== run A ==
## core
module core(input wire I_clk, 
    input wire I_reset,
    input wire I_irq_active,
    input wire MEM_ready,
    input wire[15:0] MEM_data_in, 
    input wire MEM_data_ready,
    output reg O_irq_ack,
    output reg MEM_exec, 
    output reg MEM_write,
    output reg[1:0] MEM_size, 
    output reg[15:0] MEM_addr, 
    output reg[15:0] MEM_data_out);
     localparam ADD     = 4'b0000;
    localparam SUB     = 4'b0001;
    localparam OR      = 4'b0010;
    localparam AND     = 4'b0011;
    localparam XOR     = 4'b0100;
    localparam NOT     = 4'b0101;
    localparam READ    = 4'b0110;
    localparam WRITE   = 4'b0111;
    localparam LOAD    = 4'b1000;
    localparam CMP     = 4'b1001;
    localparam SHIFT   = 4'b1010;
    localparam JMP     = 4'b1011;
    localparam JMPC    = 4'b1100;
    localparam SPECIAL = 4'b1101;
    localparam STACK   = 4'b1110;
     localparam FETCH         = 10'b0000000001;
    localparam DECODE        = 10'b0000000010;
    localparam REG_READ      = 10'b0000000100;
    localparam EXEC          = 10'b0000001000;
    localparam STORE         = 10'b0000010000;
    localparam REG_WRITE     = 10'b0000100000;
    localparam FETCH_IRQ_NUM = 10'b0001000000;
    localparam SAVE_PC       = 10'b0010000000;
    localparam ENTER_ISR     = 10'b0100000000;
    localparam DECREMENT_SP  = 10'b1000000000;
     localparam MEM_NOP   = 2'b00;
    localparam MEM_READ  = 2'b01;
    localparam MEM_WRITE = 2'b10;
    localparam RAM_SIZE  = 16'h8000;
    localparam APP       = 16'h0064;
    localparam TIMER1_COUNT         = RAM_SIZE - 10;
    localparam TIMER_ENABLE         = RAM_SIZE - 9;
    localparam UART_1_RW            = RAM_SIZE - 2;
    localparam UART_1_RX_DATA_READY = RAM_SIZE - 1;
    localparam UART_1_TX_READY      = RAM_SIZE;
localparam PUSH_PC_INSTRUCTION = {STACK, 4'b1110, {3{1'b1}}, 5'b00001};
reg alu_enable, decoder_enable, register_enable, pc_enable, mem_enable;
wire push_pc;
reg write_rD, pc_write, mem_write;
wire alu_pc_write, mem_ready, mem_execute, mem_data_ready, alu_write_rD, mode, irq_ack, alu_irq_enable;
wire[1:0] rD_write_pos;
reg[1:0] memory_mode, memory_size, alu_memory_size;
reg[2:0] reg_rD_select, rD_select, rA_select, rB_select;
reg[3:0] opcode;
reg[7:0] immediate;
  ...
Settings: LEC_CHECK=0, CAP_MARGIN=10, CELL_PAD_IN_SITES_DETAIL_PLACEMENT=2, CORE_ASPECT_RATIO=0.58, CORE_MARGIN=8, CORE_UTILIZATION=25, CTS_CLUSTER_DIAMETER=158, CTS_CLUSTER_SIZE=93, GPL_ROUTABILITY_DRIVEN=0, GPL_TIMING_DRIVEN=0, HOLD_SLACK_MARGIN=0.08, MAX_ROUTING_LAYER=met4, MIN_ROUTING_LAYER=met2, PLACE_DENSITY_LB_ADDON=0.14, SETUP_SLACK_MARGIN=0.79, SLEW_MARGIN=20; clock period 9.81 ns.
run.sh (not shown) runs the stock make flow with config.mk's settings and CLKGATE_MAP_FILE=.
FAIL run A @ 5_1_grt: tool exited with error
Input-level comparison between run B and run A:
- GPL_ROUTABILITY_DRIVEN: 0 -> 1
- SETUP_SLACK_MARGIN: 0.79 -> unset
- CELL_PAD_IN_SITES_DETAIL_PLACEMENT: 2 -> unset
- CORE_MARGIN: 8 -> 2
- CTS_CLUSTER_DIAMETER: 158 -> unset
- MAX_ROUTING_LAYER: met4 -> unset
- CORE_ASPECT_RATIO: 0.58 -> unset
- CAP_MARGIN: 10 -> 20
- HOLD_SLACK_MARGIN: 0.08 -> unset
- PLACE_DENSITY_LB_ADDON: 0.14 -> 0.07
- CTS_CLUSTER_SIZE: 93 -> unset
- CORE_UTILIZATION: 25 -> 48
- the clock period (ns, I/O delays scaled along): 9.81 -> 4.24
Run B: GRT-0116 in 5_1_grt -> run aborted. | number of post-CTS setup repair buffers | lower: run A |. Area of placed instances in run B is 870 µm² below run A. Comparing run B against run A, there is no change at all in multiplexer fraction of the synthesized cell area. Between run A and run B, area of the core decreased. Run B -> run A: buffer levels on the longest clock path delta 0, exact match. Delta (run B minus run A): synthesized-area fraction occupied by adder cells level; area of the die moved down; die span in x moved down.
[inputs] run C vs run B
- GPL_TIMING_DRIVEN: 0 -> unset
- SETUP_SLACK_MARGIN: unset -> -0.5
- CORE_UTILIZATION: 48 -> 66
- GPL_ROUTABILITY_DRIVEN: 1 -> unset
- MIN_ROUTING_LAYER: met2 -> unset
- PLACE_DENSITY_LB_ADDON: 0.07 -> unset
- the clock period (ns, I/O delays scaled along): 4.24 -> 5.19
The flow for run C finished, though final verification flagged setup timing.
Relative to run B, the cell resize tally after clock tree synthesis of run C is lower by 68.
Run C vs. run B: count of state elements after synthesis held steady; synthesized netlist cell count held steady; initial core utilization grew by 18 points; simple-gate share of the synthesized area held steady.
For height of the die, dividing the value from run B by the value from run C gives 1.17.
Compared with run B, run C shows a lower width of the die.
Modified inputs, run D compared to run C
- CTS_CLUSTER_SIZE now 42, previously not set
- CTS_CLUSTER_DIAMETER now 211, previously not set
- CORE_UTILIZATION now 65, was 66
- SETUP_SLACK_MARGIN now 0.97, was -0.5
- the clock period (ns, I/O delays scaled along) now 3.22, was 5.19
### Flow results
Run D: it failed with a tool error in 5_1_grt, so there are no final results.
Per the comparison of run D with run C, post-cts resize count picked up an extra 485; total clock buffers created by CTS lost 19.
Higher area after detailed placement among run C and run D: run D
Die size deteriorates in run D relative to run C.
